==> flow/design.v (excerpt) <==
module JAM (
input CLK,
input RST,
output reg [2:0] W,
output reg [2:0] J,
input [6:0] Cost,
output reg [3:0] MatchCount,
output reg [9:0] MinCost,
output reg Valid );
Size in the first run: ~1200 cells after synthesis, about 30 I/O pins, about 9200 um^2 of cells after synthesis.
==> flow/config.mk <==
export PLATFORM = sky130hd
export DESIGN_NAME = JAM
export DESIGN_NICKNAME = JAM
export VERILOG_FILES = /design/flow/design.v
export SDC_FILE = /design/flow/constraint.sdc
export NUM_CORES = 4
export LEC_CHECK = 0
export CAP_MARGIN = 20
export CORE_MARGIN = 2
export CORE_UTILIZATION = 58
export SETUP_SLACK_MARGIN = -0.69
export SLEW_MARGIN = 20
==> flow/constraint.sdc <==
create_clock -name core_clock -period 13.1 [get_ports {CLK}]
set_input_delay 2.6200 -clock core_clock [delete_from_list [all_inputs] [get_ports {CLK}]]
set_output_delay 2.6200 -clock core_clock [all_outputs]
set_load 0.01 [all_outputs]
run.sh (not shown) runs the stock make flow with config.mk's settings and CLKGATE_MAP_FILE=.
The first run finished but fails on negative setup slack.
==> next run, changes <==
- ABC_AREA: not set -> 1
- CORE_UTILIZATION: 58 -> 65
- SETUP_SLACK_MARGIN: -0.69 -> not set
- TNS_END_PERCENT: not set -> 5
- clock period: 13.1 -> 11.7 ns (I/O delays scaled with it)
The new run finished with timing, DRC and antenna clean.
Sequential share of layout area is higher by 2.5 points.
Area after synthesis shrinks by about 2.3%.
Combinational power is lower by 15%.
Wire length falls by about 13%.
Via count is lower by about 0.7%.
Final cell count increases by about 6%.
Global-route usage went up by 1.3 points.
Register-to-register slack gets better by 1.2 ns.
Worst hold slack degrades by 0.0047 ns.
Core utilization went up by 2.0 points.
==> next run, changes <==
- CORE_UTILIZATION: 65 -> 72
- CTS_CLUSTER_SIZE: not set -> 10
- TNS_END_PERCENT: 5 -> not set
- clock period: 11.7 -> 15.0 ns (I/O delays scaled with it)
Synthesized area stays the same; power shrinks by about a fifth; clock skew is about the same.
==> next run, changes <==
- CTS_CLUSTER_DIAMETER: not set -> 148
- CTS_CLUSTER_SIZE: 10 -> 99
- SETUP_SLACK_MARGIN: not set -> -0.67
- clock period: 15.0 -> 8.14 ns (I/O delays scaled with it)
Result:
- Now the flow failed in clock tree synthesis (4_1_cts)
- die size is unchanged
- synthesized area does not change
- synthesized cell count stays the same

---

JAM again, from the RTL that the note above started with.
clock: 7.78 ns
lec_check: 0
abc_area: 1
cap_margin: 20
core_aspect_ratio: 0.5
core_margin: 2
core_utilization: 72
cts_cluster_diameter: 396
cts_cluster_size: 97
setup_slack_margin: 0.57
slew_margin: 20
tns_end_percent: 35
The baseline ended with an error in 4_1_cts, error DPL-0038.
Rerun with:
ABC_AREA = default   (was 1)
CORE_ASPECT_RATIO = default   (was 0.5)
CORE_UTILIZATION = 40   (was 72)
CTS_CLUSTER_DIAMETER = default   (was 396)
CTS_CLUSTER_SIZE = default   (was 97)
SETUP_SLACK_MARGIN = default   (was 0.57)
TNS_END_PERCENT = default   (was 35)
clock period = 16.0 ns   (was 7.78 ns; I/O delays follow)
This time the run finished with timing, DRC and antenna clean.
Die size grows by 80%.
Area after synthesis is higher by 2.4%.
Synthesized cell count fell by 16%.
Rerun with:
ABC_AREA = 0   (was default)
CELL_PAD_IN_SITES_GLOBAL_PLACEMENT = 2   (was default)
CORE_ASPECT_RATIO = 0.5   (was default)
CORE_UTILIZATION = 43   (was 40)
CTS_CLUSTER_DIAMETER = 258   (was default)
CTS_CLUSTER_SIZE = 98   (was default)
PLACE_DENSITY = 0.85   (was default)
SETUP_SLACK_MARGIN = 2.66   (was default)
=> The changed run produced a clean layout. Sequential share of layout area goes down by 2.6 points. Routed wire length is higher by 17%. Register-to-register slack improved by 1.6 ns. Final area grows by 15%. Die area goes down by 6.5%. Maximum frequency rises by 12%. Area after synthesis is unchanged. Total power grows by 1.3%. Count of clock-buffer cells in the layout climbs by 2. Clock skew is about the same.
Rerun with:
CORE_UTILIZATION = 27   (was 43)
SETUP_SLACK_MARGIN = default   (was 2.66)
Power grows by 3.2%.
Count of clock-buffer cells in the layout shrinks by 2.
Final cell count grows by 6.0%.
Rerun with:
ABC_AREA = default   (was 0)
CELL_PAD_IN_SITES_GLOBAL_PLACEMENT = default   (was 2)
CORE_ASPECT_RATIO = default   (was 0.5)
CORE_UTILIZATION = 63   (was 27)
CTS_CLUSTER_DIAMETER = default   (was 258)
CTS_CLUSTER_SIZE = default   (was 98)
PLACE_DENSITY = default   (was 0.85)
clock period = 15.0 ns   (was 16.0 ns; I/O delays follow)
Effect: Cell area goes down by 0.86%; power rose by 6.6%; global-route usage grows by 23 points; setup slack gets worse by 0.44 ns; critical path depth is lower by 5; wire length came out lower by 5.9%; register-to-register slack loses 0.44 ns; first-iteration DRC count came out higher by 29%; non-clock buffer count rose by 13; clock-buffer cell count increases by 1; synthesized cell count is unchanged.
Rerun with:
ABC_AREA = 1   (was default)
CORE_UTILIZATION = 65   (was 63)
clock period = 15.4 ns   (was 15.0 ns; I/O delays follow)
=> Worst hold slack stays flat. Final area drops by 9.1%. Worst setup slack is better by 2.1 ns. Global-route usage falls by 1.0 points.

---

## garnet
Starting RTL as in the previous note.
clock: 16.0 ns
lec_check: 0
cap_margin: 20
core_margin: 6
core_utilization: 61
slew_margin: 20
garnet finished every step from synthesis to the final layout, and the layout passed the timing, design-rule and antenna checks.
Here is what was changed in the inputs of onyx compared with garnet.
-- flow/config.mk --
<<< garnet, line 8
>>> onyx, line 8
export ABC_AREA = 0
<<< garnet, line 9
export CORE_MARGIN = 6
export CORE_UTILIZATION = 61
>>> onyx, line 10
export CELL_PAD_IN_SITES_GLOBAL_PLACEMENT = 2
export CORE_ASPECT_RATIO = 0.5
export CORE_MARGIN = 2
export CORE_UTILIZATION = 40
export CTS_CLUSTER_DIAMETER = 258
export CTS_CLUSTER_SIZE = 98
export PLACE_DENSITY = 0.41
<<< garnet, line 12
>>> onyx, line 18
export TNS_END_PERCENT = 5
--- outcome ---
onyx -> garnet: proportion of power drawn by combinational gates flat
Die size: onyx exceeds garnet
onyx vs garnet: number of tap cells inserted up in onyx
Met3 track utilization from global routing (lower): onyx
The run showing the smaller final RePlAce weighted congestion is onyx.
Of the two values seen for standard cell with the maximum stage delay on the critical path, dfrtp_4 was produced by onyx and dfrtp_1 by garnet.
[inputs] amber vs onyx
==> flow/config.mk <==
export PLATFORM = sky130hd
export DESIGN_NAME = JAM
export DESIGN_NICKNAME = JAM
export VERILOG_FILES = /design/flow/design.v
export SDC_FILE = /design/flow/constraint.sdc
export NUM_CORES = 4
export LEC_CHECK = 0
export CAP_MARGIN = 20
export CORE_MARGIN = 6
export CORE_UTILIZATION = 61
export CTS_CLUSTER_SIZE = 37
export GPL_TIMING_DRIVEN = 0
export SLEW_MARGIN = 10
## What came out
NOTE cell depth of the worst flop-to-flop path onyx->amber decreased slightly
amber against onyx: count of buffer and inverter cells on the critical path rose 3; via-per-instance ratio +14%; data arrival time at the worst-slack endpoint now sits higher; critical path depth shows a reduction of about 1.5%.
The global-route usage number comes out higher for amber vs onyx.
When the final numbers for amber and onyx were put side by side, the non-clock buffer count turned out to be greater in amber.
Taking onyx as the reference, in amber sequential cell count was more or less identical; total power went down by 1.1%; number of gates resized after CTS went up by 34.
For harbor, these inputs were changed with respect to amber:
-- flow/config.mk --
<<< amber, line 9
export CORE_MARGIN = 6
export CORE_UTILIZATION = 61
export CTS_CLUSTER_SIZE = 37
export GPL_TIMING_DRIVEN = 0
export SLEW_MARGIN = 10
>>> harbor, line 9
export CELL_PAD_IN_SITES_GLOBAL_PLACEMENT = 2
export CORE_ASPECT_RATIO = 0.5
export CORE_MARGIN = 2
export CORE_UTILIZATION = 40
export CTS_CLUSTER_DIAMETER = 377
export CTS_CLUSTER_SIZE = 98
export PLACE_DENSITY_LB_ADDON = 0.04
export SLEW_MARGIN = 20
Results
Result for amber and harbor: all clean
Going from amber to harbor, met3 routing resource usage after global routing lower; total power per unit cell area went down 1.2%; post-CTS setup-driven buffer insertion count has decreased; minimum clock period lower; post-detailed-routing wire length increased 7.5%.
Taking amber as the reference, in harbor clock network area share has remained practically unchanged; maximum frequency went up about 2.6%.
Power and IR drop assume default switching activity.
